<file path="flow/config.mk">
export PLATFORM = sky130hd
export DESIGN_NAME = CONV
export DESIGN_NICKNAME = CONV
export VERILOG_FILES = /design/flow/design.v
export SDC_FILE = /design/flow/constraint.sdc
export NUM_CORES = 4
export LEC_CHECK = 0
export CAP_MARGIN = 5
export CORE_MARGIN = 2
export CORE_UTILIZATION = 70
export SLEW_MARGIN = 20
</file>
<file path="flow/constraint.sdc">
create_clock -name core_clock -period 7.06 [get_ports {clk}]
set_input_delay 1.4120 -clock core_clock [delete_from_list [all_inputs] [get_ports {clk}]]
set_output_delay 1.4120 -clock core_clock [all_outputs]
set_load 0.01 [all_outputs]
</file>
<file path="flow/design.v">
module CONV(
	input			clk,               
	input			reset,             
	output reg		busy,	            
	input			ready,	            
	output reg[11:0]	iaddr,            
	input signed[19:0]	idata,            
	output reg 	     cwr,              
	output reg[11:0] 	caddr_wr,         
	output reg[19:0] 	cdata_wr,         
	output reg	 crd,               
	output reg[11:0]	caddr_rd,         
	input	[19:0]		cdata_rd,         
	output reg[2:0] 	csel              
);
parameter signed bias = 40'h0013100000;    
parameter signed K0_0 = 20'h0A89E;         
parameter signed K0_1 = 20'h092D5;         
parameter signed K0_2 = 20'h06D43;         
parameter signed K0_3 = 20'h01004;         
parameter signed K0_4 = 20'hF8F71;         
parameter signed K0_5 = 20'hF6E54;         
parameter signed K0_6 = 20'hFA6D7;         
parameter signed K0_7 = 20'hFC834;         
parameter signed K0_8 = 20'hFAC19;         
parameter IDLE       = 3'd0;    
parameter READ_CONV  = 3'd1;    
parameter WRITE_L0   = 3'd2;    
parameter DELAY1     = 3'd3;    
parameter READ_L0    = 3'd4;    
parameter WRITE_L1   = 3'd5;    
parameter DELAY2     = 3'd6;    
parameter FINISH     = 3'd7;    
reg [5:0] x, y, L1_x, L1_y;             
reg [3:0] counter_kdata, counter_kaddr;   
reg [2:0] counter_layer1;	            
reg [2:0] current_state, next_state;    
reg signed [19:0] Kernel;               
reg signed [39:0] conv_sum;             
reg signed [19:0] idata_tmp;            
wire signed [39:0] data_conv;
wire signed [19:0] conv_result;
assign data_conv = Kernel * idata_tmp;              
assign conv_result[19:0] = conv_sum[35:16] + conv_sum[15];   
always@(*) begin
	case(counter_kdata)
		4'd1: Kernel = K0_0;
		4'd2: Kernel = K0_1;
		4'd3: Kernel = K0_2;
		4'd4: Kernel = K0_3;
		4'd5: Kernel = K0_4;
		4'd6: Kernel = K0_5;
		4'd7: Kernel = K0_6;
		4'd8: Kernel = K0_7;
		4'd9: Kernel = K0_8;
		default: Kernel = 0;
	endcase
end
always@(posedge clk or posedge reset) begin
	if(reset) 
		current_state <= IDLE;
	else 
		current_state <= next_state;
end
always @(*) begin
	case (current_state)
		IDLE:       next_state = (ready) ? READ_CONV : IDLE;
		READ_CONV:  next_state = (counter_kdata == 4'd10) ? WRITE_L0 : READ_CONV;  
		WRITE_L0:   next_state = DELAY1;
		DELAY1:     next_state = (x == 6'd0 && y == 6'd0) ? READ_L0 : READ_CONV;
		READ_L0:    next_state = (counter_layer1 == 3'd4) ? WRITE_L1 : READ_L0;
		WRITE_L1:   next_state = DELAY2;
		DELAY2:     next_state = (L1_x == 6'd0 && L1_y == 6'd0) ? FINISH : READ_L0;
		FINISH:     next_state = FINISH;
		default:    next_state = IDLE;
	endcase
end
always@(posedge clk or posedge reset) begin
	if(reset) begin 
		iaddr <= 12'd0;
	end else if(current_state == READ_CONV) begin 
		case(counter_kaddr)
			4'd0: iaddr <= (y-1)*64 + x-1;
			4'd1: iaddr <= (y-1)*64 + x;
			4'd2: iaddr <= (y-1)*64 + x+1;
			4'd3: iaddr <= y*64 + x-1;
			4'd4: iaddr <= y*64 + x;		 
			4'd5: iaddr <= y*64 + x+1;		
			4'd6: iaddr <= (y+1)*64 + x-1;
			4'd7: iaddr <= (y+1)*64 + x;
			4'd8: iaddr <= (y+1)*64 + x+1;
			default: iaddr <= iaddr;
		endcase
	end
end
always@(posedge clk or posedge reset) begin
	if(reset) 
		counter_kaddr <= 4'd0;
	else if(current_state == READ_CONV) 
		counter_kaddr <= counter_kaddr + 4'd1;
	else 
		counter_kaddr <= counter_kaddr;
end
always@(posedge clk or posedge reset) begin
	if(reset) 
		idata_tmp <= 0;
	else if(current_state == READ_CONV) begin
		case(counter_kdata)
			4'd0: idata_tmp <= (x == 0 || y == 0) ? 20'd0 : idata;
			4'd1: idata_tmp <= (y == 0) ? 20'd0 : idata;
			4'd2: idata_tmp <= (x == 63 || y == 0) ? 20'd0 : idata;
			4'd3: idata_tmp <= (x == 0) ? 20'd0 : idata;
			4'd4: idata_tmp <= idata;
			4'd5: idata_tmp <= (x == 63) ? 20'd0 : idata;
			4'd6: idata_tmp <= (x == 0 || y == 63) ? 20'd0 : idata;
			4'd7: idata_tmp <= (y == 63) ? 20'd0 : idata;
			4'd8: idata_tmp <= (x == 63 || y == 63) ? 20'd0 : idata;
			default: idata_tmp <= idata_tmp;
		endcase
	end 
end
always@(posedge clk or posedge reset) begin
	if(reset) 
		conv_sum <= 40'd0;
	else if(current_state == READ_CONV) begin
		if(counter_kdata == 0) 
			conv_sum <= 40'd0;
		else if(counter_kdata == 10)     
			conv_sum <= conv_sum + bias;
		else  
			conv_sum <= conv_sum + data_conv;  
	end
end
always@(posedge clk or posedge reset) begin
	if(reset) 
		busy <= 0;
	else if(ready) 
		busy <= 1; 
	else if(current_state == FINISH) 
		busy <= 0;
end
always@(posedge clk or posedge reset) begin
	if(reset) 
		cwr <= 1'd0;
	else if(current_state == WRITE_L0 || current_state == WRITE_L1)
		cwr <= 1'd1;
	else 
		cwr <= 1'd0;
end
always@(posedge clk or posedge reset) begin
	if(reset) 
		crd <= 1'd0;
	else if(current_state == READ_L0) 
		crd <= 1'd1;
	else 
		crd <= 1'd0;
end
always@(posedge clk or posedge reset) begin
	if(reset) 
		csel <= 3'b000;
	else if(current_state == WRITE_L0) 
		csel <= 3'b001;
	else if(current_state == WRITE_L1) 
		csel <= 3'b011;
	else if(current_state == READ_L0) 
		csel <= 3'b001;
	else 
		csel <= csel;
end
always@(posedge clk or posedge reset) begin
	if(reset) 
		caddr_rd <= 12'd0;
	else if(current_state == READ_L0) begin
		case(counter_layer1)
			3'd0: caddr_rd <= L1_y*64 + L1_x;
			3'd1: caddr_rd <= L1_y*64 + L1_x+1;
			3'd2: caddr_rd <= (L1_y+1)*64 + L1_x;
			3'd3: caddr_rd <= (L1_y+1)*64 + L1_x+1;
		endcase 
	end
end
always@(posedge clk or posedge reset) begin
	if(reset) 
		caddr_wr <= 0;
	else if(current_state == WRITE_L0)  
		caddr_wr <= y * 64 + x; 
	else if(current_state == WRITE_L1)  
		caddr_wr <= (L1_y/2) * 32 + (L1_x/2);  
end
reg signed [19:0] current_max;
always@(posedge clk or posedge reset) begin
	if(reset) begin
		cdata_wr <= 20'd0;
		current_max <= 20'd0; 
	end else begin
		case(current_state)
			WRITE_L0:  
				cdata_wr <= (conv_sum[39]) ? 20'd0 : conv_result;
			READ_L0: begin				
				if(counter_layer1 == 3'd1) begin	 
					current_max <= cdata_rd; 		 
				end else begin
					current_max <= (cdata_rd > current_max) ? cdata_rd : current_max;
				end
			end
			WRITE_L1: begin
				cdata_wr <= current_max;
				current_max <= 20'h00000;  
			end
			default: begin
			end
		endcase
	end
end
always@(posedge clk or posedge reset) begin
	if(reset) begin
		x <= 6'd0; 
		y <= 6'd0;
	end else if(current_state == WRITE_L0) begin
		if(x == 6'd63) begin  
			x <= 6'd0;
			y <= y + 6'd1;
		end else begin
			x <= x + 6'd1;
		end
	end
end
always@(posedge clk or posedge reset) begin
	if(reset) begin
		L1_x <= 6'd0; 
		L1_y <= 6'd0;
	end else if(current_state == WRITE_L1) begin
		if(L1_x == 6'd62) begin
			L1_x <= 0;
			L1_y <= L1_y + 2;
		end else begin
			L1_x <= L1_x + 2;
		end
	end
end
always@(posedge clk or posedge reset) begin
	if(reset) 
		counter_kdata <= 4'd0;
	else 
		counter_kdata <= counter_kaddr;
end
always@(posedge clk or posedge reset) begin
	if(reset) 
		counter_layer1 <= 0;
	else if(current_state == READ_L0) 
		counter_layer1 <= counter_layer1 + 3'd1;
	else 
		counter_layer1 <= 0;
end
endmodule
</file>
<file path="flow/run.sh">
#!/bin/bash
# the make line also repeats each setting of config.mk as NAME=value (left out here)
make -C /OpenROAD-flow-scripts/flow DESIGN_CONFIG=/design/flow/config.mk WORK_HOME=/design/flow/orfs CLKGATE_MAP_FILE= finish
</file>
==> flow_summary.yaml, run 1 <==
# physical design summary
run_status:
  outcome: "finished with violations"
  violations: "setup timing"
setup_path:
  timing.rr.start: "counter_kdata[0]"
  critPathMostFrequentCell: "fa_1"
  cp_data_required_time_ns: 7.39
  cp_num_cells: 31
  reg2reg_setup_slack_ns: -2.08
  endpoint: "conv_sum[35]"
  crit_slowest_cell: "fa_1"
  path_max_fanout: 5
  cp.arrival_ns: 9.46
  start_kind: "flop"
  crit_buf_inv: 10
  end_kind: "flop"
  r2r_end: "conv_sum[35]"
  crit_type: "reg -> reg"
  timing.critical_path.from: "counter_kdata[0]"
  crit_family: "adder cells"
  reg2reg_depth: 31
  slowest_delay_ns: 0.99
detailed_routing:
  via_count: 23300
  detail_route.wl_per_cell_um: 24.6
  drc: 0
  drt-total-wl_um: 88900
  via_per_inst: 6.44
  drtIter0Drc: 2875
  drtPass1Iterations: 7
  ant_nets: 0
die:
  initial_core_util_pct: 70.9
  rows: 70
  die_w_um: 196
  die_h_um: 196
  ios: 105
  chipArea_um2: 38600
  core_um2: 36500
synthesis:
  postSynthCellCount: 2857
  synthAoiAreaFrac_pct: 10.6
  top_cell: "inv_1"
  top_area_cell: "fa_1"
  synth_flops: 182
  ys_top_logic_family: "adder cells"
  yosysChipArea_um2: 25900
  synth.yosys.seq_area_share_pct: 17.6
  ys_top_cells_by_count: "656 x inv_1, 435 x fa_1, 320 x nand2_1"
  netlist.area_leader.share_pct: 33.6
  syn_area_per_cell_um2: 9.07
  syn-cell-area_um2: 25900
  ys_warn_count: 1
  edf_count: 0
  ys_sh_xor_pct: 3.28
  yosys-top-cells-area: "fa_1 34%, dfrtp_1 17%, inv_1 9.5%"
  mux_share_pct: 1.34
  fp_nets: 3510
  async_reset_ff_share_pct: 100
  synth-main-ff-cell: "dfrtp_1"
  ys_sh_simple_pct: 13.5
  synth.distinct_cells: 76
  ys_cells: 2857
  ys_sh_adder_pct: 42.1
final_layout:
  n_fill_cell: 1814
  syn_to_final_growth_pct: 20.5
  final_core_util_pct: 85.5
  final_nets: 3783
cts:
  cts_root_buffer: "clkbuf_16"
  clkTransAtPathRegs_ns: 0.08
  cts.hold.buffers_added: 0
  cts-buffers-inserted: 17
  clock_path_buffers: 2
  cts_num_sinks: 182
  htree_levels: 4
  cts_tree: "built"
  clk_latency_ns: 0.48
global_route:
  grt_max_degree: 130
  grt_overflow_total: 0
  grt_util_all_layers_pct: 41.0
  antenna_found_initial: 10
  grt_pass1_vias: 23600
  grt_pass1_wl_um: 122000
timing:
  fin_setup_tns_ns: -38.69
  slew_headroom_pct: 22.1
  setup_viol: 27
  fin_crit_sh_pct: 129
  maxSlewViolCount: 0
  rsz0062_at_grt: "true"
  post-route-min-period_ns: 9.14
  setup_ws_ns: -2.08
  fmax_mhz: 109
  worst_slew_pin_slew_ns: 1.17
  hold_ws_ns: 0.483
  hold_viol_final: 0
  fin_skew_ns: 0.0159
placement:
  io_buffers: 103
  post-dp-hpwl_um: 54500
  gp_congestion: 0.911
hold_path:
  min_from: "busy"
  holdCritPathClass: "reg -> reg"
  timing.hold.worst_path_depth: 1
  hold-path-endpoint: "busy"
run:
  drv_cap: 0
  warning_count: 53
==> cell type report <==
cell class,count,area [µm²],area share (%)
multi-input cells,1870,19400,62.1
flip-flops and latches,182,4560,14.6
repair buffers,403,3570,11.4
inverters,656,2490,7.97
well taps,468,586,1.88
clock buffers,18,439,1.41
clock inverters,14,154,0.493
diodes,7,17.5,0.0561
==> what timing repair did <==
item / CTS / global route
gates resized: 202 / 111
cloned: 4 / 0
pin swaps: 117 / 94
setup buffers: 37 / 32
endpoints found under the setup margin: 23 / 27
==> metrics by stage <==
stage	cells	setup WS (ns)	instance area [µm²]
global route	3614	-2.18	31200
finish	3618	-2.08	31200
detailed placement	3510	-0.824	28800
global placement	3510	-0.617	28800
CTS	3582	-0.476	30500
floorplan	2857	-0.630	26000
==> layer usage <==
| metal | track usage, % | vias to the layer above | share of wire, % |
|---|---|---|---|
| met5 | 0 | - | 0.14 |
| met4 | 23.2 | 6 | 9.2 |
| met3 | 9.05 | 751 | 12 |
| met2 | 68.3 | 1801 | 46 |
| met1 | 49.8 | 11300 | 32 |
| li1 | - | 9410 | - |
==> run 2: changes to the inputs <==
- CAP_MARGIN: 5 -> 20
- CORE_UTILIZATION: 70 -> 72
- CTS_CLUSTER_DIAMETER: unset -> 350
- CTS_CLUSTER_SIZE: unset -> 100
- clock period: 7.06 -> 5.67 ns (I/O delays scaled with it)
==> run 2 against run 1 <==
The flow now stops in global routing. Synthesized cell count unchanged. Die size decreased by 2.7%. Area after synthesis unchanged.
==> flow_summary.yaml, run 2 <==
# generated from flow reports
synthesis:
  syn-cell-area_um2: 25900
  ys_sh_xor_pct: 3.28
  syn_area_per_cell_um2: 9.07
  synthAoiAreaFrac_pct: 10.6
  ys_cells: 2857
  ys_sh_adder_pct: 42.1
  netlist.area_leader.share_pct: 33.6
  synth_flops: 182
  mux_share_pct: 1.34
  top_area_cell: "fa_1"
  async_reset_ff_share_pct: 100
  synth.distinct_cells: 76
  ys_top_cells_by_count: "656 x inv_1, 435 x fa_1, 320 x nand2_1"
  ys_top_logic_family: "adder cells"
  yosysChipArea_um2: 25900
  yosys-top-cells-area: "fa_1 34%, dfrtp_1 17%, inv_1 9.5%"
  synth-main-ff-cell: "dfrtp_1"
  top_cell: "inv_1"
  ys_warn_count: 1
  fp_nets: 3510
  edf_count: 0
  postSynthCellCount: 2857
  synth.yosys.seq_area_share_pct: 17.6
  ys_sh_simple_pct: 13.5
cts:
  cts_num_sinks: 182
  cts_root_buffer: "clkbuf_16"
  htree_levels: 4
  cts-buffers-inserted: 17
  clock_path_buffers: 2
die:
  ios: 105
  die_w_um: 194
  die_h_um: 194
  initial_core_util_pct: 73.0
  core_um2: 35500
  chipArea_um2: 37500
  rows: 69
placement:
  gp_congestion: 0.925
  dpl_cell_area_um2: 29400
  io_buffers: 103
  post-dp-hpwl_um: 55800
run_status:
  haltStage: "global routing"
  outcome: "stopped before the end"
## run 2: repair_timing
| item | in CTS |
|---|---|
| resized | 160 |
| gates cloned | 1 |
| pin swaps | 88 |
| setup buffers | 44 |
| hold buffers | 0 |
| endpoints found under the setup margin | 33 |
## run 2: per-stage QoR
step | TNS, ns | instances | setup slack, ns | util, %
after floorplan | -37.70 | 2857 | -2.02 | -
after global placement | -45.51 | 3566 | -1.91 | 82.8
after detailed placement | -50.44 | 3566 | -2.15 | 82.8
after CTS | -47.42 | 3642 | -1.94 | 87.2
==> run 3: changes to the inputs <==
- ABC_AREA: unset -> 1
- CORE_UTILIZATION: 72 -> 71
- CTS_CLUSTER_DIAMETER: 350 -> unset
- CTS_CLUSTER_SIZE: 100 -> unset
- clock period: 5.67 -> 8.12 ns (I/O delays scaled with it)
==> run 3 against run 2 <==
Now clean on timing, DRC and antenna. Synthesized cell count rose by 22%. Area after synthesis rose by 4.3%. Die size rose by 5.6%.
==> flow_summary.yaml, run 3 <==
# physical design summary
run_status:
  outcome: "complete, no violations"
global_route:
  grt_util_all_layers_pct: 45.5
  grt_pass1_vias: 25400
  grt_pass1_wl_um: 134000
  grt_overflow_total: 0
  antenna_found_initial: 3
  grt_max_degree: 112
synthesis:
  synth-main-ff-cell: "dfrtp_1"
  mux_share_pct: 0
  yosysChipArea_um2: 27000
  syn-cell-area_um2: 27000
  ys_warn_count: 1
  ys_top_logic_family: "adder cells"
  ys_sh_adder_pct: 40.3
  ys_top_cells_by_count: "863 x inv_1, 724 x nand2_1, 435 x fa_1"
  postSynthCellCount: 3472
  async_reset_ff_share_pct: 100
  synth.yosys.seq_area_share_pct: 16.9
  yosys-top-cells-area: "fa_1 32%, dfrtp_1 17%, inv_1 12%"
  ys_sh_xor_pct: 1.07
  edf_count: 0
  netlist.area_leader.share_pct: 32.2
  synthAoiAreaFrac_pct: 7.44
  syn_area_per_cell_um2: 7.78
  ys_sh_simple_pct: 20.1
  synth_flops: 182
  top_cell: "inv_1"
  top_area_cell: "fa_1"
  fp_nets: 4125
  ys_cells: 3472
  synth.distinct_cells: 63
setup_path:
  cp.arrival_ns: 8.21
  crit_type: "reg -> reg"
  timing.rr.start: "counter_kdata[1]"
  crit_buf_inv: 11
  reg2reg_setup_slack_ns: 0.30
  cp_num_cells: 31
  slowest_delay_ns: 0.66
  start_kind: "flop"
  critPathMostFrequentCell: "inv_1"
  r2r_end: "conv_sum[37]"
  timing.critical_path.from: "counter_kdata[1]"
  end_kind: "flop"
  crit_family: "adder cells"
  cp_data_required_time_ns: 8.51
  reg2reg_depth: 31
  path_max_fanout: 6
  endpoint: "conv_sum[37]"
  crit_slowest_cell: "fa_2"
die:
  core_um2: 37600
  rows: 71
  die_h_um: 199
  ios: 105
  chipArea_um2: 39600
  initial_core_util_pct: 71.9
  die_w_um: 199
placement:
  post-dp-hpwl_um: 65500
  pre_cts_ws_ns: 0.195
  io_buffers: 103
  place_inst: 4037
  gp_congestion: 1.03
timing:
  setup_viol: 0
  slew_headroom_pct: 38.5
  hold_viol_final: 0
  maxSlewViolCount: 0
  hold_ws_ns: 0.462
  worst_slew_pin_slew_ns: 0.923
  fin_crit_sh_pct: 96.3
  setup_ws_ns: 0.301
  fmax_mhz: 128
  post-route-min-period_ns: 7.82
  fin_skew_ns: 0.0144
hold_path:
  hold-path-endpoint: "current_state[0]"
  timing.hold.worst_path_depth: 2
  min_from: "current_state[0]"
  holdCritPathClass: "reg -> reg"
final_layout:
  final_nets: 4207
  instances_no_fill: 4079
  syn_to_final_growth_pct: 8.74
detailed_routing:
  drt-total-wl_um: 84200
  via_per_inst: 5.90
  drtIter0Drc: 2488
  detail_route.wl_per_cell_um: 20.6
  drtPass1Iterations: 7
  ant_nets: 0
  drc: 0
  via_count: 24100
cts:
  clk_latency_ns: 0.51
  cts_num_sinks: 182
  htree_levels: 4
  cts_root_buffer: "clkbuf_16"
  clkTransAtPathRegs_ns: 0.08
  cts_tree: "built"
  cts-buffers-inserted: 17
  clock_path_buffers: 2
run:
  warning_count: 49
  drv_cap: 0
run 3: through the flow:
| step | setup TNS, ns | instance area [µm²] | utilization [%] |
|---|---|---|---|
| 6_report | 0 | 29400 | 78.2 |
| 5_1_grt | -0.0109 | 29400 | 78.2 |
| 4_1_cts | 0 | 29200 | 77.7 |
| 3_5_place_dp | 0 | 28600 | 76.1 |
| 3_3_place_gp | 0 | 28600 | 76.1 |
| 2_1_floorplan | 0 | 27000 | - |
run 3: layout make-up:
type / instances / area (µm²)
diodes: 1 / 2.50
inverters: 893 / 3390
clock buffers: 18 / 429
fillers: 2584 / 8200
flip-flops and latches: 182 / 4560
multi-input cells: 2300 / 18700
repair inverters: 1 / 5.00
clock inverters: 14 / 181
well taps: 511 / 639
repair buffers: 159 / 1500
run 3: routing by layer:
| metal | part of all wire [%] | vias to the layer above | routed length (µm) | global-route usage (%) |
|---|---|---|---|---|
| met4 | 8.0 | 6 | 6730 | 31.2 |
| met1 | 34 | 11500 | 28600 | 51.3 |
| met3 | 12 | 514 | 9830 | 18.9 |
| met5 | 0.13 | - | 106 | 1.53 |
| met2 | 46 | 1543 | 38900 | 70.5 |
| li1 | - | 10500 | - | - |
run 3: what timing repair did:
action	4_1_cts	5_1_grt
setup buffers	0	7
resized	0	24
setup endpoints to repair	0	19
hold buffers	0	0
==> run 4: changes to the inputs <==
- ABC_AREA: 1 -> unset
- CORE_UTILIZATION: 71 -> 72
- CTS_CLUSTER_DIAMETER: unset -> 120
- CTS_CLUSTER_SIZE: unset -> 98
- TNS_END_PERCENT: unset -> 5
- clock period: 8.12 -> 5.04 ns (I/O delays scaled with it)
==> run 4 against run 3 <==
Now fails the layout checks on setup timing. Flip-flop count unchanged. Clock skew grew 0.0032 ns.
==> flow_summary.yaml, run 4 <==
# physical design summary
timing:
  worst_slew_pin_slew_ns: 1.11
  maxSlewViolCount: 0
  fmax_mhz: 117
  setup_ws_ns: -3.51
  rsz0062_at_grt: "true"
  fin_skew_ns: 0.0176
  slew_headroom_pct: 25.1
  setup_viol: 35
  fin_setup_tns_ns: -87.26
  hold_viol_final: 0
  hold_ws_ns: 0.484
  post-route-min-period_ns: 8.55
  fin_crit_sh_pct: 170
synthesis:
  ys_top_logic_family: "adder cells"
  ys_sh_adder_pct: 42.1
  top_cell: "inv_1"
  ys_top_cells_by_count: "656 x inv_1, 435 x fa_1, 320 x nand2_1"
  ys_cells: 2857
  netlist.area_leader.share_pct: 33.6
  async_reset_ff_share_pct: 100
  top_area_cell: "fa_1"
  syn_area_per_cell_um2: 9.07
  synth.yosys.seq_area_share_pct: 17.6
  ys_sh_xor_pct: 3.28
  edf_count: 0
  mux_share_pct: 1.34
  synth.distinct_cells: 76
  synthAoiAreaFrac_pct: 10.6
  fp_nets: 3510
  yosys-top-cells-area: "fa_1 34%, dfrtp_1 17%, inv_1 9.5%"
  ys_sh_simple_pct: 13.5
  synth_flops: 182
  synth-main-ff-cell: "dfrtp_1"
  syn-cell-area_um2: 25900
  ys_warn_count: 1
  postSynthCellCount: 2857
  yosysChipArea_um2: 25900
run:
  warning_count: 53
  drv_cap: 0
cts:
  cts_tree: "built"
  cts_root_buffer: "clkbuf_16"
  htree_levels: 4
  cts.hold.buffers_added: 0
  clk_latency_ns: 0.47
  clkTransAtPathRegs_ns: 0.08
  cts_num_sinks: 182
  cts-buffers-inserted: 17
  clock_path_buffers: 2
setup_path:
  crit_slowest_cell: "fa_1"
  endpoint: "conv_sum[34]"
  reg2reg_setup_slack_ns: -3.51
  crit_family: "adder cells"
  start_kind: "flop"
  cp.arrival_ns: 8.86
  end_kind: "flop"
  timing.critical_path.from: "counter_kdata[1]"
  crit_type: "reg -> reg"
  timing.rr.start: "counter_kdata[1]"
  critPathMostFrequentCell: "fa_1"
  cp_num_cells: 30
  cp_data_required_time_ns: 5.35
  r2r_end: "conv_sum[34]"
  path_max_fanout: 6
  reg2reg_depth: 30
  slowest_delay_ns: 0.95
  crit_buf_inv: 9
run_status:
  violations: "setup timing"
  outcome: "finished with violations"
detailed_routing:
  top_layer: "met5"
  detail_route.wl_per_cell_um: 23.0
  drc: 0
  drt-total-wl_um: 83600
  via_per_inst: 6.31
  drtPass1Iterations: 8
  via_count: 23000
  ant_nets: 0
  drtIter0Drc: 2534
  wl_met2_um: 39800
  wl_met1_um: 27400
  wl_met3_um: 8970
hold_path:
  timing.hold.worst_path_depth: 1
  min_from: "csel[0]"
  hold-path-endpoint: "csel[0]"
  holdCritPathClass: "reg -> reg"
final_layout:
  n_fill_cell: 1683
  flop_area_um2: 4560
  comb_area_um2: 19000
  instances_no_fill: 3640
  syn_to_final_growth_pct: 19.3
  final_nets: 3811
placement:
  place_inst: 3570
  io_buffers: 103
  gp_congestion: 0.947
  pre_cts_ws_ns: -2.78
  post-dp-hpwl_um: 56600
global_route:
  grt_overflow_total: 0
  grt_util_all_layers_pct: 45.1
  grt_pass1_wl_um: 131000
  grt_max_degree: 125
  grt_pass1_vias: 24900
  antenna_found_initial: 8
die:
  core_um2: 35500
  rows: 69
  chipArea_um2: 37500
  die_w_um: 194
  initial_core_util_pct: 73.0
  ios: 105
  die_h_um: 194
-- run 4: area by class of cell --
cell class | count | area share [%]
clock inverter | 13 | 0.449
clock buffer | 18 | 1.39
inverter | 656 | 8.05
timing repair buffer | 431 | 12.1
multi-input combinational | 1870 | 61.4
antenna | 9 | 0.0729
tap | 461 | 1.87
sequential | 182 | 14.7
-- run 4: stage by stage --
step	util (%)	instance area, µm²
finish	87.1	30900
floorplan	-	26000
CTS	86.7	30800
global placement	82.8	29400
global route	87.1	30900
detailed placement	82.8	29400
-- run 4: what timing repair did --
| item | in CTS | in global routing |
|---|---|---|
| cloned | 1 | 0 |
| setup buffers | 28 | 1 |
| setup endpoints to repair | 35 | 35 |
| resized | 135 | 24 |
| pin swaps | 90 | 8 |
-- run 4: layer usage --
metal / track usage, % / up-vias
li1: - / 9469
met5: 0 / -
met4: 30.0 / 10
met3: 11.6 / 639
met2: 74.2 / 1668
met1: 52.7 / 11200
==> run 5: changes to the inputs <==
- CTS_CLUSTER_DIAMETER: 120 -> 391
- CTS_CLUSTER_SIZE: 98 -> 97
- SETUP_SLACK_MARGIN: unset -> 0.63
- TNS_END_PERCENT: 5 -> 10
- clock period: 5.04 -> 4.67 ns (I/O delays scaled with it)
==> run 5 against run 4 <==
The layout still fails its checks (setup timing). Flip-flop count did not move. Highest routed layer is now met4. Design area increased by 0.13%. Area after synthesis unchanged. Largest cell class unchanged. Clock skew decreased by 0.0021 ns. First-iteration DRC count grew 23%.
==> flow_summary.yaml, run 5 <==
# physical design summary
hold_path:
  hold-path-endpoint: "csel[0]"
  holdCritPathClass: "reg -> reg"
  timing.hold.worst_path_depth: 1
  min_from: "csel[0]"
setup_path:
  reg2reg_setup_slack_ns: -4.57
  cp_num_cells: 32
  cp.arrival_ns: 9.64
  cp_data_required_time_ns: 5.08
  crit_buf_inv: 12
  end_kind: "flop"
  crit_slowest_cell: "a2111oi_1"
  r2r_end: "conv_sum[21]"
  crit_type: "reg -> reg"
  timing.critical_path.from: "counter_kdata[0]"
  endpoint: "conv_sum[21]"
  crit_family: "adder cells"
  reg2reg_depth: 32
  path_max_fanout: 7
  start_kind: "flop"
  timing.rr.start: "counter_kdata[0]"
  slowest_delay_ns: 1.11
global_route:
  grt_overflow_total: 0
  grt_pass1_wl_um: 128000
  grt_pass1_vias: 24700
  grt_util_all_layers_pct: 43.6
  antenna_found_initial: 4
  grt_max_degree: 119
run:
  warning_count: 53
  drv_cap: 0
synthesis:
  yosysChipArea_um2: 25900
  top_cell: "inv_1"
  edf_count: 0
  top_area_cell: "fa_1"
  syn-cell-area_um2: 25900
  ys_warn_count: 1
  netlist.area_leader.share_pct: 33.6
  syn_area_per_cell_um2: 9.07
  synthAoiAreaFrac_pct: 10.6
  synth.yosys.seq_area_share_pct: 17.6
  fp_nets: 3510
  ys_cells: 2857
  yosys-top-cells-area: "fa_1 34%, dfrtp_1 17%, inv_1 9.5%"
  async_reset_ff_share_pct: 100
  mux_share_pct: 1.34
  synth-main-ff-cell: "dfrtp_1"
  postSynthCellCount: 2857
  ys_sh_simple_pct: 13.5
  ys_top_logic_family: "adder cells"
  ys_sh_xor_pct: 3.28
  ys_sh_adder_pct: 42.1
  synth.distinct_cells: 76
  synth_flops: 182
  ys_top_cells_by_count: "656 x inv_1, 435 x fa_1, 320 x nand2_1"
timing:
  setup_viol: 35
  setup_ws_ns: -4.57
  fin_skew_ns: 0.0155
  post-route-min-period_ns: 9.24
  hold_viol_final: 0
  slew_headroom_pct: 11.6
  worst_slew_pin_slew_ns: 1.32
  fmax_mhz: 108
  fin_setup_tns_ns: -99.22
  rsz0062_at_grt: "true"
  maxSlewViolCount: 0
  fin_crit_sh_pct: 198
placement:
  post-dp-hpwl_um: 57400
  gp_congestion: 0.938
  dpl_cell_area_um2: 29400
  io_buffers: 103
die:
  die_h_um: 194
  die_w_um: 194
  rows: 69
  core_um2: 35500
  ios: 105
  chipArea_um2: 37500
  initial_core_util_pct: 73.0
run_status:
  outcome: "finished with violations"
  violations: "setup timing"
final_layout:
  final_design_area_no_fill_um2: 30900
  final_core_util_pct: 87.2
  n_fill_cell: 1676
  syn_to_final_growth_pct: 19.5
  final_nets: 3807
detailed_routing:
  drtPass1Iterations: 11
  via_count: 23400
  drtIter0Drc: 3128
  ant_nets: 0
  via_per_inst: 6.44
  drt-total-wl_um: 88000
  drc: 0
  detail_route.wl_per_cell_um: 24.2
cts:
  cts_tree: "built"
  cts-buffers-inserted: 17
  clock_path_buffers: 2
  cts_root_buffer: "clkbuf_16"
  htree_levels: 4
  cts_num_sinks: 182
  clk_latency_ns: 0.48
  cts.hold.buffers_added: 0
  clkTransAtPathRegs_ns: 0.09
==> run 5: metal layers <==
layer	part of all wire [%]	vias to the layer above	track usage, %
met4	9.2	0	27.6
met1	32	11400	50.9
met5	0	-	0
met2	47	1815	73.2
met3	12	756	9.97
li1	-	9442	-
==> run 5: metrics by stage <==
stage	hold WS, ns	instances	setup slack, ns
final	0.479	3632	-4.57
after global routing	0.497	3630	-4.47
after CTS	0.483	3613	-2.96
after detailed placement	0.461	3575	-3.18
after global placement	0.462	3575	-2.94
after floorplan	0.352	2857	-3.02
==> run 5: final cells by class <==
type | count | area, µm² | area share [%]
Multi-Input combinational cell | 1870 | 19000 | 61.5
Timing Repair Buffer | 427 | 3640 | 11.8
Tap cell | 461 | 577 | 1.86
Clock inverter | 13 | 204 | 0.659
Sequential cell | 182 | 4560 | 14.7
Inverter | 656 | 2490 | 8.03
Clock buffer | 19 | 443 | 1.43
Antenna cell | 4 | 10.0 | 0.0323
==> run 5: what timing repair did <==
item,in CTS,in global routing
gates cloned,1,1
gates resized,104,69
setup buffers,5,14
setup endpoints to repair,36,37
pin swaps,69,43
==> run 6: changes to the inputs <==
- CORE_UTILIZATION: 72 -> 40
- CTS_CLUSTER_DIAMETER: 391 -> unset
- CTS_CLUSTER_SIZE: 97 -> unset
- SETUP_SLACK_MARGIN: 0.63 -> unset
- TNS_END_PERCENT: 10 -> unset
- clock period: 4.67 -> 10.3 ns (I/O delays scaled with it)
==> run 6 against run 5 <==
The run now finishes clean. Global-route usage down 23 points. Sequential share of layout area up 1.3 points. Flip-flop count unchanged. Design area down 8.3%. Utilization down 43 points. Area after synthesis unchanged. Critical endpoint unchanged.
==> flow_summary.yaml, run 6 <==
# physical design summary
run_status:
  outcome: "complete, no violations"
die:
  rows: 93
  die_w_um: 258
  core_um2: 64200
  chipArea_um2: 66800
  die_h_um: 258
  initial_core_util_pct: 40.3
  ios: 105
global_route:
  antenna_found_initial: 1
  grt_util_all_layers_pct: 20.9
  grt_pass1_vias: 20900
  grt_overflow_total: 0
  grt_max_degree: 107
  grt_pass1_wl_um: 110000
final_layout:
  flop_area_um2: 4560
  comb_area_um2: 18400
  final_nets: 3514
  n_fill_cell: 6270
  syn_to_final_growth_pct: 9.55
setup_path:
  reg2reg_depth: 31
  timing.rr.start: "counter_kdata[1]"
  timing.critical_path.from: "counter_kdata[1]"
  cp_num_cells: 31
  end_kind: "flop"
  cp_data_required_time_ns: 10.73
  start_kind: "flop"
  r2r_end: "conv_sum[21]"
  crit_family: "adder cells"
  crit_slowest_cell: "o31ai_1"
  crit_type: "reg -> reg"
  cp.arrival_ns: 9.68
  reg2reg_setup_slack_ns: 1.05
  endpoint: "conv_sum[21]"
  path_max_fanout: 21
  slowest_delay_ns: 0.85
  crit_buf_inv: 9
synthesis:
  ys_sh_simple_pct: 13.5
  synth-main-ff-cell: "dfrtp_1"
  netlist.area_leader.share_pct: 33.6
  yosys-top-cells-area: "fa_1 34%, dfrtp_1 17%, inv_1 9.5%"
  syn_area_per_cell_um2: 9.07
  synthAoiAreaFrac_pct: 10.6
  top_area_cell: "fa_1"
  fp_nets: 3510
  synth.distinct_cells: 76
  edf_count: 0
  ys_cells: 2857
  yosysChipArea_um2: 25900
  synth.yosys.seq_area_share_pct: 17.6
  ys_sh_adder_pct: 42.1
  async_reset_ff_share_pct: 100
  synth_flops: 182
  ys_top_logic_family: "adder cells"
  ys_sh_xor_pct: 3.28
  ys_top_cells_by_count: "656 x inv_1, 435 x fa_1, 320 x nand2_1"
  ys_warn_count: 1
  postSynthCellCount: 2857
  top_cell: "inv_1"
  mux_share_pct: 1.34
  syn-cell-area_um2: 25900
timing:
  rsz0062_at_grt: "false"
  fmax_mhz: 108
  fin_crit_sh_pct: 89.8
  hold_viol_final: 0
  post-route-min-period_ns: 9.25
  fin_setup_tns_ns: 0
  setup_ws_ns: 1.05
  maxSlewViolCount: 0
  slew_headroom_pct: 28.3
  setup_viol: 0
  worst_slew_pin_slew_ns: 1.07
  fin_skew_ns: 0.0130
placement:
  pre_cts_ws_ns: 1.09
  post-dp-hpwl_um: 52800
  io_buffers: 103
  gp_congestion: 0.877
cts:
  cts_num_sinks: 182
  cts_resized: 0
  post_cts_buffers: 0
  cts_tree: "built"
  clkTransAtPathRegs_ns: 0.09
  clock_path_buffers: 2
  clk_latency_ns: 0.50
  cts_root_buffer: "clkbuf_16"
  htree_levels: 4
  cts-buffers-inserted: 17
  cts.hold.buffers_added: 0
run:
  warning_count: 46
  drv_cap: 0
hold_path:
  holdCritPathClass: "reg -> reg"
  min_from: "current_state[7]"
  timing.hold.worst_path_depth: 2
  hold-path-endpoint: "current_state[7]"
detailed_routing:
  ant_nets: 0
  drtIter0Drc: 1153
  drtPass1Iterations: 5
  detail_route.wl_per_cell_um: 17.8
  drt-total-wl_um: 66500
  via_per_inst: 5.21
  via_count: 19400
  drc: 0
[run 6: final cells by class]
class,count,area share [%]
Clock buffer,17,1.50
Multi-Input combinational cell,1870,64.7
Tap cell,855,3.77
Clock inverter,15,0.798
Antenna cell,1,0.00882
Timing Repair Buffer,134,4.45
Inverter,656,8.70
Sequential cell,182,16.1
[run 6: per-stage QoR]
stage | hold WS, ns | std cells | util (%) | instance area (µm²)
after global placement | 0.441 | 3697 | 43.1 | 27700
after global routing | 0.508 | 3730 | 44.2 | 28400
after floorplan | 0.352 | 2857 | - | 25900
after CTS | 0.477 | 3729 | 44.2 | 28400
after detailed placement | 0.455 | 3697 | 43.1 | 27700
final | 0.472 | 3730 | 44.2 | 28400
[run 6: routing by layer]
| metal | wire length [µm] | part of all wire (%) | track usage [%] | vias to the layer above |
|---|---|---|---|---|
| met2 | 34100 | 51 | 36.5 | 499 |
| met1 | 27600 | 41 | 26.9 | 9987 |
| li1 | - | - | - | 8854 |
| met5 | 0 | 0 | 0 | - |
| met3 | 3140 | 4.7 | 2.82 | 88 |
| met4 | 1690 | 2.5 | 6.68 | 0 |
==> run 7: changes to the inputs <==
- ABC_AREA: unset -> 1
- CAP_MARGIN: 20 -> 0
- CORE_ASPECT_RATIO: unset -> 0.9
- CORE_UTILIZATION: 40 -> 68
- GPL_ROUTABILITY_DRIVEN: unset -> 1
- HOLD_SLACK_MARGIN: unset -> 0.3
- MAX_ROUTING_LAYER: unset -> met4
- PLACE_DENSITY: unset -> 0.51
- SETUP_SLACK_MARGIN: unset -> 0.3
- TNS_END_PERCENT: unset -> 70
- clock period: 10.3 -> 5.16 ns (I/O delays scaled with it)
==> run 7 against run 6 <==
The layout now fails its checks (setup timing). Non-clock buffer count grew 382. Fmax grew 29%. Design area grew 20%. First-iteration DRC count grew to 3.1 times the previous value. Sequential share of layout area shrank 2.7 points. Register-to-register slack lost 3.1 ns. Hold slack lost 0.024 ns. Utilization grew 43 points. Critical path type unchanged. Highest routed layer unchanged.
==> flow_summary.yaml, run 7 <==
# physical design summary
run_status:
  outcome: "finished with violations"
  violations: "setup timing"
setup_path:
  crit_buf_inv: 10
  endpoint: "conv_sum[34]"
  start_kind: "flop"
  cp.arrival_ns: 7.58
  timing.critical_path.from: "counter_kdata[1]"
  reg2reg_depth: 32
  crit_type: "reg -> reg"
  slowest_delay_ns: 0.53
  crit_slowest_cell: "fa_1"
  reg2reg_setup_slack_ns: -2.03
  timing.rr.start: "counter_kdata[1]"
  r2r_end: "conv_sum[34]"
  path_max_fanout: 4
  crit_family: "adder cells"
  cp_num_cells: 32
  cp_data_required_time_ns: 5.55
  end_kind: "flop"
  critPathMostFrequentCell: "fa_1"
final_layout:
  final_design_area_no_fill_um2: 34200
  n_fill_cell: 2055
  flop_area_um2: 4560
  final_core_util_pct: 86.8
  final_nets: 4563
  syn_to_final_growth_pct: 26.6
  comb_area_um2: 20400
cts:
  clock_path_buffers: 2
  cts_root_buffer: "clkbuf_16"
  cts-buffers-inserted: 17
  cts.hold.buffers_added: 0
  clkTransAtPathRegs_ns: 0.10
  cts_num_sinks: 182
  cts_tree: "built"
  htree_levels: 4
  clk_latency_ns: 0.51
synthesis:
  async_reset_ff_share_pct: 100
  ys_top_cells_by_count: "863 x inv_1, 724 x nand2_1, 435 x fa_1"
  synth.distinct_cells: 63
  synthAoiAreaFrac_pct: 7.44
  ys_warn_count: 1
  mux_share_pct: 0
  ys_top_logic_family: "adder cells"
  synth.yosys.seq_area_share_pct: 16.9
  ys_sh_xor_pct: 1.07
  top_area_cell: "fa_1"
  yosysChipArea_um2: 27000
  ys_sh_simple_pct: 20.1
  edf_count: 0
  synth_flops: 182
  ys_cells: 3472
  postSynthCellCount: 3472
  ys_sh_adder_pct: 40.3
  fp_nets: 4125
  netlist.area_leader.share_pct: 32.2
  yosys-top-cells-area: "fa_1 32%, dfrtp_1 17%, inv_1 12%"
  top_cell: "inv_1"
  synth-main-ff-cell: "dfrtp_1"
  syn-cell-area_um2: 27000
  syn_area_per_cell_um2: 7.78
die:
  rows: 69
  ios: 105
  die_h_um: 193
  chipArea_um2: 41300
  core_um2: 39400
  initial_core_util_pct: 68.6
  die_w_um: 214
detailed_routing:
  drc: 0
  ant_nets: 0
  drt-total-wl_um: 98500
  via_per_inst: 6.03
  drtIter0Drc: 3550
  drtPass1Iterations: 6
  via_count: 26900
  detail_route.wl_per_cell_um: 22.1
global_route:
  grt_util_all_layers_pct: 48.6
  grt_overflow_total: 0
  grt_max_degree: 62
  antenna_found_initial: 4
  grt_pass1_vias: 27400
  grt_pass1_wl_um: 148000
placement:
  gp_congestion: 1.06
  pre_cts_ws_ns: -2.23
  dpl_cell_area_um2: 31300
  post-dp-hpwl_um: 73300
  io_buffers: 103
timing:
  slew_headroom_pct: 17.6
  setup_ws_ns: -2.03
  worst_slew_pin_slew_ns: 1.24
  setup_viol: 35
  fmax_mhz: 139
  fin_crit_sh_pct: 139
  fin_skew_ns: 0.0227
  post-route-min-period_ns: 7.19
  rsz0062_at_grt: "true"
  hold_viol_final: 0
  maxSlewViolCount: 0
  hold_ws_ns: 0.449
run:
  drv_cap: 0
  warning_count: 49
hold_path:
  holdCritPathClass: "reg -> reg"
  timing.hold.worst_path_depth: 2
  min_from: "current_state[0]"
  hold-path-endpoint: "current_state[0]"
-- run 7: cell type report --
| type | count | area share, % |
|---|---|---|
| clock inverters | 12 | 0.498 |
| repair buffers | 516 | 13.3 |
| inverters | 893 | 9.95 |
| multi-input cells | 2300 | 59.6 |
| diodes | 5 | 0.0366 |
| flip-flops and latches | 182 | 13.3 |
| well taps | 532 | 1.95 |
| clock buffers | 20 | 1.37 |
-- run 7: routing by layer --
metal,track usage (%),routed length (µm),up-vias
li1,-,-,11200
met1,59.3,34500,13000
met2,73.9,44200,2130
met3,14.5,13300,599
met4,25.3,6540,0
met5,-,0,-
-- run 7: through the flow --
step	TNS [ns]	instances
3_5_place_dp	-64.03	4357
2_1_floorplan	-43.54	3472
6_report	-61.46	4460
5_1_grt	-66.61	4459
4_1_cts	-52.12	4423
3_3_place_gp	-60.20	4357
-- run 7: timing repair --
item                                    CTS  global route
gates cloned                              1             0
endpoints found under the setup margin   35            36
gates resized                           268           207
setup buffers                            33            32
pin swaps                               100            97
==> run 8: changes to the inputs <==
- CAP_MARGIN: 0 -> 20
- clock period: 5.16 -> 6.31 ns (I/O delays scaled with it)
==> run 8 against run 7 <==
The layout still fails its checks (setup timing). Setup slack gained 1.2 ns. Global-route usage shrank 1.5 points. Clock skew is essentially flat. Design area shrank 2.1%. Area after synthesis is the same. Register-to-register slack gained 1.2 ns. Fmax is essentially flat.
==> flow_summary.yaml, run 8 <==
# physical design summary
placement:
  post-dp-hpwl_um: 72200
  io_buffers: 103
  place_inst: 4313
  gp_congestion: 1.06
synthesis:
  synth.yosys.seq_area_share_pct: 16.9
  postSynthCellCount: 3472
  ys_top_logic_family: "adder cells"
  top_area_cell: "fa_1"
  synth_flops: 182
  synth.distinct_cells: 63
  yosysChipArea_um2: 27000
  ys_sh_xor_pct: 1.07
  edf_count: 0
  ys_sh_adder_pct: 40.3
  yosys-top-cells-area: "fa_1 32%, dfrtp_1 17%, inv_1 12%"
  ys_cells: 3472
  ys_warn_count: 1
  netlist.area_leader.share_pct: 32.2
  async_reset_ff_share_pct: 100
  mux_share_pct: 0
  ys_sh_simple_pct: 20.1
  syn_area_per_cell_um2: 7.78
  ys_top_cells_by_count: "863 x inv_1, 724 x nand2_1, 435 x fa_1"
  top_cell: "inv_1"
  synth-main-ff-cell: "dfrtp_1"
  synthAoiAreaFrac_pct: 7.44
  fp_nets: 4125
  syn-cell-area_um2: 27000
final_layout:
  final_nets: 4498
  n_fill_cell: 2193
  final_core_util_pct: 85.0
  instances_no_fill: 4391
  flop_area_um2: 4560
  comb_area_um2: 20200
  syn_to_final_growth_pct: 23.9
cts:
  cts-buffers-inserted: 17
  clk_latency_ns: 0.49
  cts_tree: "built"
  htree_levels: 4
  clkTransAtPathRegs_ns: 0.09
  cts_root_buffer: "clkbuf_16"
  cts_num_sinks: 182
  clock_path_buffers: 2
  cts.hold.buffers_added: 0
timing:
  setup_ws_ns: -0.873
  worst_slew_pin_slew_ns: 1.23
  maxSlewViolCount: 0
  fin_skew_ns: 0.0229
  fin_crit_sh_pct: 114
  setup_viol: 33
  hold_viol_final: 0
  fmax_mhz: 139
  slew_headroom_pct: 17.8
  post-route-min-period_ns: 7.18
  rsz0062_at_grt: "true"
die:
  die_h_um: 193
  die_w_um: 214
  core_um2: 39400
  rows: 69
  ios: 105
  chipArea_um2: 41300
  initial_core_util_pct: 68.6
global_route:
  met3_usage_pct: 13.3
  grt_pass1_vias: 26800
  grt_overflow_total: 0
  grt_pass1_wl_um: 145000
  grt-busiest-layer: "met2"
  use_met1_pct: 59.2
  met2_usage_pct: 70.7
  antenna_found_initial: 1
  grt_max_degree: 151
  grt_util_all_layers_pct: 47.0
setup_path:
  timing.critical_path.from: "counter_kdata[1]"
  cp.arrival_ns: 7.55
  end_kind: "flop"
  endpoint: "conv_sum[37]"
  start_kind: "flop"
  reg2reg_depth: 33
  reg2reg_setup_slack_ns: -0.87
  cp_num_cells: 33
  crit_type: "reg -> reg"
  crit_family: "adder cells"
  path_max_fanout: 5
  slowest_delay_ns: 0.58
  crit_slowest_cell: "fa_2"
  cp_data_required_time_ns: 6.68
  timing.rr.start: "counter_kdata[1]"
  crit_buf_inv: 11
  r2r_end: "conv_sum[37]"
run:
  drv_cap: 0
  warning_count: 52
detailed_routing:
  drt-total-wl_um: 94300
  ant_nets: 0
  via_per_inst: 5.96
  drtPass1Iterations: 10
  detail_route.wl_per_cell_um: 21.5
  via_count: 26200
  drtIter0Drc: 3183
  drc: 0
hold_path:
  min_from: "current_state[0]"
  hold-path-endpoint: "current_state[0]"
  holdCritPathClass: "reg -> reg"
  timing.hold.worst_path_depth: 2
run_status:
  violations: "setup timing"
  outcome: "finished with violations"
==> run 8: stage by stage <==
step	hold slack (ns)	area [µm²]	setup TNS, ns	setup WS, ns
final	0.451	33500	-22.13	-0.873
after global routing	0.462	33500	-27.77	-1.02
after CTS	0.453	33000	-11.88	-0.625
after detailed placement	0.440	30900	-23.68	-1.08
after global placement	0.427	30900	-18.78	-0.902
after floorplan	0.349	27200	-9.13	-0.448
==> run 8: routing by layer <==
layer / vias to the layer above / routed length (µm) / part of all wire (%)
li1: 11100 / - / -
met4: 0 / 5700 / 6.0
met2: 1881 / 42000 / 45
met1: 12700 / 34600 / 37
met3: 534 / 11900 / 13
met5: - / 0 / 0
==> run 8: timing repair <==
action	in CTS	in global routing
pin swaps	65	74
gates cloned	1	0
gates resized	330	109
setup endpoints to repair	34	34
setup buffers	25	19
==> run 8: cell type report <==
class                   count  share of cell area [%]
diodes                      1                 0.00748
clock buffers              17                    1.27
clock inverters            15                   0.665
inverters                 893                    10.1
multi-input cells        2300                    60.5
flip-flops and latches    182                    13.6
well taps                 532                    1.99
repair buffers            451                    11.8
==> run 9: changes to the inputs <==
- ABC_AREA: 1 -> unset
- CAP_MARGIN: 20 -> 5
- CORE_ASPECT_RATIO: 0.9 -> 0.72
- CORE_UTILIZATION: 68 -> 72
- CTS_CLUSTER_SIZE: unset -> 37
- GPL_ROUTABILITY_DRIVEN: 1 -> unset
- MAX_ROUTING_LAYER: met4 -> unset
- PLACE_DENSITY: 0.51 -> unset
- PLACE_DENSITY_LB_ADDON: unset -> 0.0
- SETUP_SLACK_MARGIN: 0.3 -> 1.75
- TNS_END_PERCENT: 70 -> unset
- clock period: 6.31 -> 7.24 ns (I/O delays scaled with it)
==> run 9 against run 8 <==
The layout still fails its checks (setup timing). Utilization increased by 3.9 points. Global-route usage decreased by 5.1 points. Clock skew increased by 0.0061 ns. Area after synthesis decreased by 4.1%. Critical path type unchanged. Critical endpoint is now conv_sum[34]. Largest cell class unchanged.
==> flow_summary.yaml, run 9 <==
# physical design summary
synthesis:
  mux_share_pct: 1.34
  ys_sh_adder_pct: 42.1
  top_cell: "inv_1"
  ys_cells: 2857
  postSynthCellCount: 2857
  ys_top_cells_by_count: "656 x inv_1, 435 x fa_1, 320 x nand2_1"
  ys_top_logic_family: "adder cells"
  fp_nets: 3510
  netlist.area_leader.share_pct: 33.6
  syn-cell-area_um2: 25900
  synth_flops: 182
  synth-main-ff-cell: "dfrtp_1"
  edf_count: 0
  ys_sh_simple_pct: 13.5
  yosysChipArea_um2: 25900
  ys_sh_xor_pct: 3.28
  top_area_cell: "fa_1"
  syn_area_per_cell_um2: 9.07
  synth.distinct_cells: 76
  async_reset_ff_share_pct: 100
  synth.yosys.seq_area_share_pct: 17.6
  ys_warn_count: 1
  synthAoiAreaFrac_pct: 10.6
  yosys-top-cells-area: "fa_1 34%, dfrtp_1 17%, inv_1 9.5%"
detailed_routing:
  ant_nets: 0
  drtIter0Drc: 3463
  drc: 0
  drt-total-wl_um: 91300
  via_count: 23700
  drtPass1Iterations: 8
  via_per_inst: 6.56
  detail_route.wl_per_cell_um: 25.2
global_route:
  grt_pass1_vias: 22600
  antenna_found_initial: 7
  grt_max_degree: 183
  grt_overflow_total: 0
  grt_pass1_wl_um: 120000
  grt_util_all_layers_pct: 41.9
setup_path:
  critPathMostFrequentCell: "fa_1"
  end_kind: "flop"
  cp.arrival_ns: 8.78
  crit_slowest_cell: "o21ai_1"
  crit_type: "reg -> reg"
  cp_data_required_time_ns: 7.58
  r2r_end: "conv_sum[34]"
  cp_num_cells: 29
  timing.rr.start: "counter_kdata[1]"
  crit_buf_inv: 8
  slowest_delay_ns: 0.65
  path_max_fanout: 19
  crit_family: "adder cells"
  reg2reg_setup_slack_ns: -1.19
  reg2reg_depth: 29
  start_kind: "flop"
  endpoint: "conv_sum[34]"
  timing.critical_path.from: "counter_kdata[1]"
run:
  drv_cap: 0
  warning_count: 52
die:
  die_w_um: 228
  die_h_um: 165
  ios: 105
  chipArea_um2: 37500
  core_um2: 35200
  initial_core_util_pct: 73.6
  rows: 58
run_status:
  violations: "setup timing"
  outcome: "finished with violations"
final_layout:
  final_nets: 3776
  instances_no_fill: 3622
  final_design_area_no_fill_um2: 31300
  n_fill_cell: 1522
  syn_to_final_growth_pct: 20.8
cts:
  cts_num_sinks: 182
  clkTransAtPathRegs_ns: 0.08
  htree_levels: 4
  cts_root_buffer: "clkbuf_16"
  cts_tree: "built"
  cts-buffers-inserted: 17
  clock_path_buffers: 2
  clk_latency_ns: 0.49
timing:
  fin_skew_ns: 0.0290
  maxSlewViolCount: 0
  slew_headroom_pct: 14.6
  post-route-min-period_ns: 8.43
  setup_viol: 27
  fin_crit_sh_pct: 116
  fmax_mhz: 119
  setup_ws_ns: -1.19
  rsz0062_at_grt: "true"
  worst_slew_pin_slew_ns: 1.28
  fin_setup_tns_ns: -21.56
  hold_viol_final: 0
placement:
  gp_congestion: 0.987
  dpl_cell_area_um2: 28900
  io_buffers: 103
  pre_cts_ws_ns: -0.764
  place_inst: 3515
  post-dp-hpwl_um: 58100
hold_path:
  holdCritPathClass: "reg -> reg"
  timing.hold.worst_path_depth: 1
  hold-path-endpoint: "current_state[0]"
  min_from: "current_state[0]"
## run 9: cell type report
class,count,area (µm²),area share (%)
repair buffers,396,3550,11.3
inverters,656,2480,7.94
clock inverters,15,216,0.692
diodes,6,15.0,0.0480
flip-flops and latches,182,4560,14.6
well taps,480,601,1.92
multi-input cells,1870,19400,62.1
clock buffers,17,425,1.36
## run 9: timing repair
item | CTS | global route
hold buffers | 0 | 0
setup endpoints to repair | 35 | 35
hold endpoints to repair | 0 | 0
resized | 65 | 222
gates cloned | 0 | 2
pin swaps | 44 | 141
buffers inserted | 13 | 53
## run 9: routing by layer
layer / routed length [µm] / part of all wire [%] / track usage (%) / up-vias
li1: - / - / - / 9386
met1: 30500 / 33 / 56.2 / 11500
met2: 41400 / 45 / 67.3 / 2139
met3: 11800 / 13 / 8.52 / 739
met4: 7310 / 8.0 / 17.7 / 14
met5: 243 / 0.27 / 0.806 / -
## run 9: stage by stage
step	hold slack (ns)	utilization [%]
floorplan	0.352	-
global placement	0.443	82.1
detailed placement	0.466	82.1
CTS	0.484	85.0
global route	0.509	88.9
finish	0.494	88.9
==> run 10: changes to the inputs <==
- CAP_MARGIN: 5 -> 20
- CORE_ASPECT_RATIO: 0.72 -> unset
- CORE_UTILIZATION: 72 -> 52
- CTS_CLUSTER_SIZE: 37 -> unset
- HOLD_SLACK_MARGIN: 0.3 -> unset
- PLACE_DENSITY_LB_ADDON: 0.0 -> unset
- SETUP_SLACK_MARGIN: 1.75 -> unset
- clock period: 7.24 -> 7.17 ns (I/O delays scaled with it)
==> run 10 against run 9 <==
Still fails the layout checks on setup timing. Setup slack improved by 0.85 ns. Clock skew shrank 0.010 ns. Synthesized cell count unchanged. Global-route usage decreased by 13 points. Critical path type unchanged. First-iteration DRC count is 61% lower. Critical endpoint is now conv_sum[32].
==> flow_summary.yaml, run 10 <==
# physical design summary
detailed_routing:
  via_count: 20200
  detail_route.wl_per_cell_um: 18.5
  drtIter0Drc: 1335
  ant_nets: 0
  drtPass1Iterations: 5
  via_per_inst: 5.34
  drt-total-wl_um: 70000
  drc: 0
  diodes: 0
setup_path:
  endpoint: "conv_sum[32]"
  cp.arrival_ns: 7.88
  crit_slowest_cell: "fa_1"
  reg2reg_setup_slack_ns: -0.35
  start_kind: "flop"
  cp_data_required_time_ns: 7.53
  crit_type: "reg -> reg"
  reg2reg_depth: 28
  end_kind: "flop"
  slowest_delay_ns: 0.56
  crit_buf_inv: 8
  crit_family: "adder cells"
  timing.critical_path.from: "counter_kdata[1]"
  r2r_end: "conv_sum[32]"
  critPathMostFrequentCell: "fa_1"
  path_max_fanout: 6
  cp_num_cells: 28
  timing.rr.start: "counter_kdata[1]"
global_route:
  use_met1_pct: 38.0
  met3_usage_pct: 3.36
  grt_overflow_total: 0
  grt_pass1_wl_um: 116000
  grt-busiest-layer: "met2"
  met2_usage_pct: 50.9
  grt_max_degree: 124
  grt_pass1_vias: 21800
  grt_util_all_layers_pct: 29.0
  antenna_found_initial: 0
synthesis:
  ys_top_cells_by_count: "656 x inv_1, 435 x fa_1, 320 x nand2_1"
  synth-main-ff-cell: "dfrtp_1"
  mux_share_pct: 1.34
  fp_nets: 3510
  synthAoiAreaFrac_pct: 10.6
  top_cell: "inv_1"
  syn_area_per_cell_um2: 9.07
  ys_warn_count: 1
  async_reset_ff_share_pct: 100
  syn-cell-area_um2: 25900
  ys_sh_xor_pct: 3.28
  yosys-top-cells-area: "fa_1 34%, dfrtp_1 17%, inv_1 9.5%"
  yosysChipArea_um2: 25900
  synth.yosys.seq_area_share_pct: 17.6
  netlist.area_leader.share_pct: 33.6
  ys_cells: 2857
  synth_flops: 182
  ys_sh_simple_pct: 13.5
  edf_count: 0
  ys_top_logic_family: "adder cells"
  synth.distinct_cells: 76
  postSynthCellCount: 2857
  top_area_cell: "fa_1"
  ys_sh_adder_pct: 42.1
timing:
  fin_crit_sh_pct: 105
  post-route-min-period_ns: 7.52
  hold_ws_ns: 0.474
  maxSlewViolCount: 0
  hold_viol_final: 0
  slew_headroom_pct: 28.0
  setup_viol: 21
  fmax_mhz: 133
  rsz0062_at_grt: "true"
  worst_slew_pin_slew_ns: 1.07
  setup_ws_ns: -0.347
  fin_skew_ns: 0.0187
die:
  core_um2: 49100
  die_w_um: 227
  ios: 105
  chipArea_um2: 51600
  die_h_um: 227
  initial_core_util_pct: 52.8
  rows: 81
final_layout:
  instances_no_fill: 3777
  n_fill_cell: 4317
  final_core_util_pct: 63.2
  final_design_area_no_fill_um2: 31000
  flop_area_um2: 4560
  comb_area_um2: 19100
  final_nets: 3753
  syn_to_final_growth_pct: 19.7
cts:
  htree_levels: 4
  clock_path_buffers: 2
  clkTransAtPathRegs_ns: 0.09
  cts-buffers-inserted: 17
  cts.hold.buffers_added: 0
  cts_num_sinks: 182
  clk_latency_ns: 0.49
  cts_tree: "built"
  cts_root_buffer: "clkbuf_16"
placement:
  dpl_cell_area_um2: 29200
  gp_congestion: 0.882
  post-dp-hpwl_um: 56600
  pre_cts_ws_ns: -0.621
  io_buffers: 103
  place_inst: 3712
hold_path:
  hold-path-endpoint: "current_state[7]"
  timing.hold.worst_path_depth: 2
  min_from: "current_state[7]"
  holdCritPathClass: "reg -> reg"
run:
  warning_count: 49
  drv_cap: 0
run_status:
  violations: "setup timing"
  outcome: "finished with violations"
==> run 10: what timing repair did <==
item	in CTS	in global routing
buffers inserted	28	6
cloned	1	0
resized	162	35
pin swaps	66	18
endpoints found under the setup margin	22	23
==> run 10: routing by layer <==
metal	vias up	wire length, µm
li1	9335	-
met1	10300	29600
met2	422	36100
met3	102	2480
met4	0	1860
met5	-	0
==> run 10: final cells by class <==
class                      instances  share of cell area (%)
sequential                       182                    14.7
inverter                         656                    8.03
clock buffer                      17                    1.37
clock inverter                    15                   0.702
timing repair buffer             373                    10.8
multi-input combinational       1870                    61.7
tap                              664                    2.68
==> run 10: stage by stage <==
step | TNS, ns
6_report | -4.22
5_1_grt | -10.13
4_1_cts | -3.71
3_5_place_dp | -9.27
3_3_place_gp | -8.16
2_1_floorplan | -3.12
